==> flow/design.v <==
module debounc_1 (
	clk,
	n_rst,
	din,
	dout
);
parameter T_20MS = 15'd20_000;  
input clk;
input n_rst;
input din;
output dout;
reg [14:0] cnt;
wire cnt_restart;
reg din_d1;
always @(posedge clk or negedge n_rst)
	if(!n_rst) begin
		din_d1 <= 1'b0;
	end
	else begin
		din_d1 <= din;
	end
assign cnt_restart = (din != din_d1)? 1'b1 : 1'b0;
always @(posedge clk or negedge n_rst)
	if(!n_rst) begin
		cnt <= 15'h0000;
	end
	else begin
		cnt <= (cnt_restart == 1'b1)? T_20MS :
			   (cnt > 15'h0000)? cnt - 15'h0001 : cnt;
	end
reg dout_rdy;
always @(posedge clk or negedge n_rst)
	if(!n_rst) begin
		dout_rdy <= 1'b0;
	end
	else begin
		dout_rdy <= ((cnt == 15'h0000) && (cnt_restart == 1'b0))? din : dout_rdy;
	end	
assign dout = dout_rdy;
endmodule
module debounc_2 (
	clk,
	n_rst,
	din,
	dout
);
parameter T_20MS = 15'd20_000;  
input clk;
input n_rst;
input din;
output dout;
reg [14:0] cnt;
wire cnt_restart;
reg din_d1;
always @(posedge clk or negedge n_rst)
	if(!n_rst) begin
		din_d1 <= 1'b0;
	end
	else begin
		din_d1 <= din;
	end
assign cnt_restart = (din != din_d1)? 1'b1 : 1'b0;
always @(posedge clk or negedge n_rst)
	if(!n_rst) begin
		cnt <= 15'h0000;
	end
	else begin
		 cnt <= ((cnt_restart == 1'b1) && (cnt == 15'h0000))? T_20MS :
            (cnt > 15'h0000)? cnt - 15'h0001 : cnt;
	end
reg dout_rdy;
always @(posedge clk or negedge n_rst)
   if(!n_rst) begin
      dout_rdy <= 1'b0;
   end
   else begin
      dout_rdy <= (cnt == T_20MS)? din_d1 : dout_rdy;
   end   assign dout = dout_rdy;
endmodule
module debounc_3 (
	clk,
	n_rst,
	din,
	dout
);
parameter T_20MS = 15'd20_000;  
input clk;
input n_rst;
input din;
output dout;
reg [14:0] cnt;
wire cnt_restart;
reg din_d1;
always @(posedge clk or negedge n_rst)
	if(!n_rst) begin
		din_d1 <= 1'b0;
	end
	else begin
		din_d1 <= din;
	end
assign cnt_restart = (din != din_d1)? 1'b1 : 1'b0;
always @(posedge clk or negedge n_rst)
	if(!n_rst) begin
		cnt <= 15'h0000;
	end
	else begin
		 cnt <= ((cnt_restart == 1'b1) && (cnt == 15'h0000))? T_20MS :
            (cnt > 15'h0000)? cnt - 15'h0001 : cnt;
	end
reg dout_rdy;
always @(posedge clk or negedge n_rst)
	if(!n_rst) begin
		dout_rdy <= 1'b0;
	end
	else begin
		dout_rdy <= ((cnt == 15'h0000) && (cnt_restart == 1'b0))? din : dout_rdy;
	end	
assign dout = dout_rdy;
endmodule
module edge_det_p(
    clk,
    n_rst,
    b0,
    b0_on
);
input clk;
input n_rst;
input b0;
output b0_on;
reg b0_d1;
reg b0_d2;
wire b0_on;
always @(posedge clk or negedge n_rst)  
if(!n_rst) begin
    b0_d1 <= 1'b0;
    b0_d2 <= 1'b0;
end
else begin
    b0_d1 <= b0;
    b0_d2 <= b0_d1;
end
assign b0_on = (b0_d1 && !b0_d2) ? 1'b1 : 1'b0;  
endmodule
module led(
  clk,
  n_rst,
  din,
  dout
  );
input clk;
input n_rst;
input din;
output reg dout;
parameter T_1S = 20'd1_000_000; 
reg [19:0] counter; 
reg din_prev; 
always @(posedge clk or negedge n_rst) begin
  if (!n_rst) begin
    counter <= 0;
    dout <= 0;
    din_prev <= 0;
  end 
  else begin
    if (din != din_prev) begin
      counter <= 0;  
      dout <= 1;  
    end 
    else if (counter >= T_1S) begin
      dout <= 0;
      counter <= counter;  
    end 
    else begin
      counter <= counter + 1;  
    end
    din_prev <= din;  
  end
end
endmodule
module doorlock_hdl(
  clk,
  n_rst,
  bt,
  btstar,
  led
);
input clk;
input n_rst;
input [9:0] bt;
input btstar;
output led;
parameter S_IDLE = 3'h0;
parameter S_FIRST = 3'h1;
parameter S_SEC = 3'h2;
parameter S_LAST = 3'h3;
parameter S_OPEN = 3'h4;
parameter S_FAKE = 3'h5;
wire bt_any;
reg [2:0] c_state, n_state;
always @(posedge clk or negedge n_rst)
  if(!n_rst) begin
    c_state <= S_IDLE;
  end
  else begin
    c_state <= n_state;
  end
assign bt_any = (bt == 10'h000)? 1'b0 : 1'b1;
always @(c_state or bt or btstar or bt_any)
  case (c_state)
    S_IDLE : begin
      n_state = (bt[1] == 1'b1)? S_FIRST : c_state;
    end
    S_FIRST : begin
      n_state = (bt[2] == 1'b1)? S_SEC : ((btstar == 1'b1) || (bt_any == 1'b1))? S_IDLE : c_state;
    end
    S_SEC : begin
      n_state = (bt[7] == 1'b1)? S_LAST : (btstar == 1'b1) ? S_IDLE : (bt_any == 1'b1) ? S_FAKE : c_state;
    end
    S_LAST : begin
      n_state = (btstar == 1'b1)? S_OPEN : (bt[7] == 1'b1) ? c_state : (bt_any == 1'b1)? S_FAKE : c_state;
    end
    S_OPEN : begin
      n_state = S_IDLE;
    end
    S_FAKE : begin
      n_state = (bt[7] == 1'b1) ? S_LAST : (btstar == 1'b1) ? S_IDLE : c_state;
    end
    default : begin
      n_state = S_IDLE;
    end
  endcase
assign led = (c_state == S_OPEN)? 1'b1 : 1'b0;
endmodule
module bd_if(
  clk,
  n_rst,
  bt_i,
  btstar_i,
  led_i,
  bt_o,
  btstar_o,
  led_o
  );
parameter T_1S = 20'd1_000_000;
parameter T_20MS = 15'd20_000;
input clk;
input n_rst;
input [9:0] bt_i;
input btstar_i;
input led_i;
output [9:0] bt_o;
output btstar_o;
output led_o;
wire [9:0] dwire;
debounc_1 #(.T_20MS(T_20MS)) u_debounc0(
  .clk(clk),
  .n_rst(n_rst),
  .din(bt_i[0]),
  .dout(dwire[0])
);
edge_det_p u_edgedet_p0 (
  .clk(clk),
  .n_rst(n_rst),
  .b0(dwire[0]),
  .b0_on(bt_o[0])
  );
debounc_1 #(.T_20MS(T_20MS)) u_debounc1(
  .clk(clk),
  .n_rst(n_rst),
  .din(bt_i[1]),
  .dout(dwire[1])
);
edge_det_p u_edgedet_p1 (
  .clk(clk),
  .n_rst(n_rst),
  .b0(dwire[1]),
  .b0_on(bt_o[1])
  );
debounc_2 #(.T_20MS(T_20MS)) u_debounc2(
  .clk(clk),
  .n_rst(n_rst),
  .din(bt_i[2]),
  .dout(dwire[2])
);
edge_det_p u_edgedet_p2 (
  .clk(clk),
  .n_rst(n_rst),
  .b0(dwire[2]),
  .b0_on(bt_o[2])
  );
debounc_2 #(.T_20MS(T_20MS)) u_debounc3(
  .clk(clk),
  .n_rst(n_rst),
  .din(bt_i[3]),
  .dout(dwire[3])
);
edge_det_p u_edgedet_p3 (
  .clk(clk),
  .n_rst(n_rst),
  .b0(dwire[3]),
  .b0_on(bt_o[3])
  );
debounc_2 #(.T_20MS(T_20MS)) u_debounc4(
  .clk(clk),
  .n_rst(n_rst),
  .din(bt_i[4]),
  .dout(dwire[4])
);
edge_det_p u_edgedet_p4 (
  .clk(clk),
  .n_rst(n_rst),
  .b0(dwire[4]),
  .b0_on(bt_o[4])
  );
debounc_2 #(.T_20MS(T_20MS)) u_debounc5(
  .clk(clk),
  .n_rst(n_rst),
  .din(bt_i[5]),
  .dout(dwire[5])
);
edge_det_p u_edgedet_p5 (
  .clk(clk),
  .n_rst(n_rst),
  .b0(dwire[5]),
  .b0_on(bt_o[5])
  );
debounc_3 #(.T_20MS(T_20MS)) u_debounc6(
  .clk(clk),
  .n_rst(n_rst),
  .din(bt_i[6]),
  .dout(dwire[6])
);
edge_det_p u_edgedet_p6 (
  .clk(clk),
  .n_rst(n_rst),
  .b0(dwire[6]),
  .b0_on(bt_o[6])
  );
debounc_3 #(.T_20MS(T_20MS)) u_debounc7(
  .clk(clk),
  .n_rst(n_rst),
  .din(bt_i[7]),
  .dout(dwire[7])
);
edge_det_p u_edgedet_p7(
  .clk(clk),
  .n_rst(n_rst),
  .b0(dwire[7]),
  .b0_on(bt_o[7])
  );
debounc_3 #(.T_20MS(T_20MS)) u_debounc8(
  .clk(clk),
  .n_rst(n_rst),
  .din(bt_i[8]),
  .dout(dwire[8])
);
edge_det_p u_edgedet_p8 (
  .clk(clk),
  .n_rst(n_rst),
  .b0(dwire[8]),
  .b0_on(bt_o[8])
  );
debounc_3 #(.T_20MS(T_20MS)) u_debounc9(
  .clk(clk),
  .n_rst(n_rst),
  .din(bt_i[9]),
  .dout(dwire[9])
);
edge_det_p u_edgedet_p9 (
  .clk(clk),
  .n_rst(n_rst),
  .b0(dwire[9]),
  .b0_on(bt_o[9])
  );
edge_det_p u_edgedet_pstar (
  .clk(clk),
  .n_rst(n_rst),
  .b0(~btstar_i),
  .b0_on(btstar_o)
  );
led #(.T_1S(T_1S)) u_led(
  .clk(clk),
  .n_rst(n_rst),
  .din(led_i),
  .dout(led_o)
);
endmodule
module top(
	clk,
	n_rst,
	bt,
	btstar,
	led
);
parameter T_1S = 20'd1_000_000;  
parameter T_20MS = 15'd20_000;  
input clk;
input n_rst;
input [9:0] bt;
input btstar;
output led;
wire [9:0] bt_w;
wire btstar_w;
wire led_w;
bd_if #(
	.T_1S(T_1S),
	.T_20MS(T_20MS)
) u_bd_if(
    .clk(clk),
    .n_rst(n_rst),
    .bt_i(bt),
    .btstar_i(btstar),
    .led_i(led_w),
    .bt_o(bt_w),
    .btstar_o(btstar_w),
    .led_o(led)
);
doorlock_hdl u_doorlock(
    .clk(clk),
    .n_rst(n_rst),
    .bt(bt_w),
    .btstar(btstar_w),
    .led(led_w)
);
endmodule
Settings: LEC_CHECK=0, CAP_MARGIN=5, CORE_MARGIN=6, CORE_UTILIZATION=40, HOLD_SLACK_MARGIN=-0.01, MAX_ROUTING_LAYER=met4, MIN_ROUTING_LAYER=met2, SETUP_SLACK_MARGIN=0.24, SLEW_MARGIN=20; clock period 3.06 ns.
run.sh (not shown) runs the stock make flow with config.mk's settings and CLKGATE_MAP_FILE=.
The baseline finished clean.
Rerun with:
CAP_MARGIN = 20   (was 5)
CORE_MARGIN = 2   (was 6)
CORE_UTILIZATION = 54   (was 40)
HOLD_SLACK_MARGIN = default   (was -0.01)
MAX_ROUTING_LAYER = default   (was met4)
MIN_ROUTING_LAYER = default   (was met2)
SETUP_SLACK_MARGIN = default   (was 0.24)
clock period = 3.44 ns   (was 3.06 ns; I/O delays follow)
What happened: The new run completed without violations. Core utilization climbs by 15 points. Cell count drops by a little under a tenth. Via count drops by a quarter to a third. Synthesized area does not change. Die area drops by a quarter to a third. Fmax stays flat. Count of clock-buffer cells in the layout drops by 3. Non-clock buffer count drops by 6. Clock skew drops by 0.0053 ns.
Rerun with:
CORE_UTILIZATION = 40   (was 54)
Die area goes up by a quarter to a third.
Global-route usage falls by 4.5 points.
Cell area rises slightly.
Maximum frequency goes down by a few percent.
Non-clock buffer count increases by 1.
Sequential power barely changes.
Cell count is higher by a little under a tenth.
Clock skew hardly moves.
Rerun with:
CAP_MARGIN = 10   (was 20)
CORE_UTILIZATION = 72   (was 40)
CTS_CLUSTER_DIAMETER = 234   (was default)
PLACE_DENSITY = 0.67   (was default)
SETUP_SLACK_MARGIN = -0.4   (was default)
clock period = 5.27 ns   (was 3.44 ns; I/O delays follow)
Result: The changed run produced a clean layout. Cell area goes down by 3.2%. Worst setup slack improves by 1.8 ns. Routed wire length goes up by 3.9%. Area after synthesis does not change. Combinational power goes down by 33%. Hold slack improves by 0.17 ns. Global-route usage goes up by 12 points. First-iteration DRC count goes up by 43%.
Power figures rest on the tool's default switching activity, not on a simulated workload.
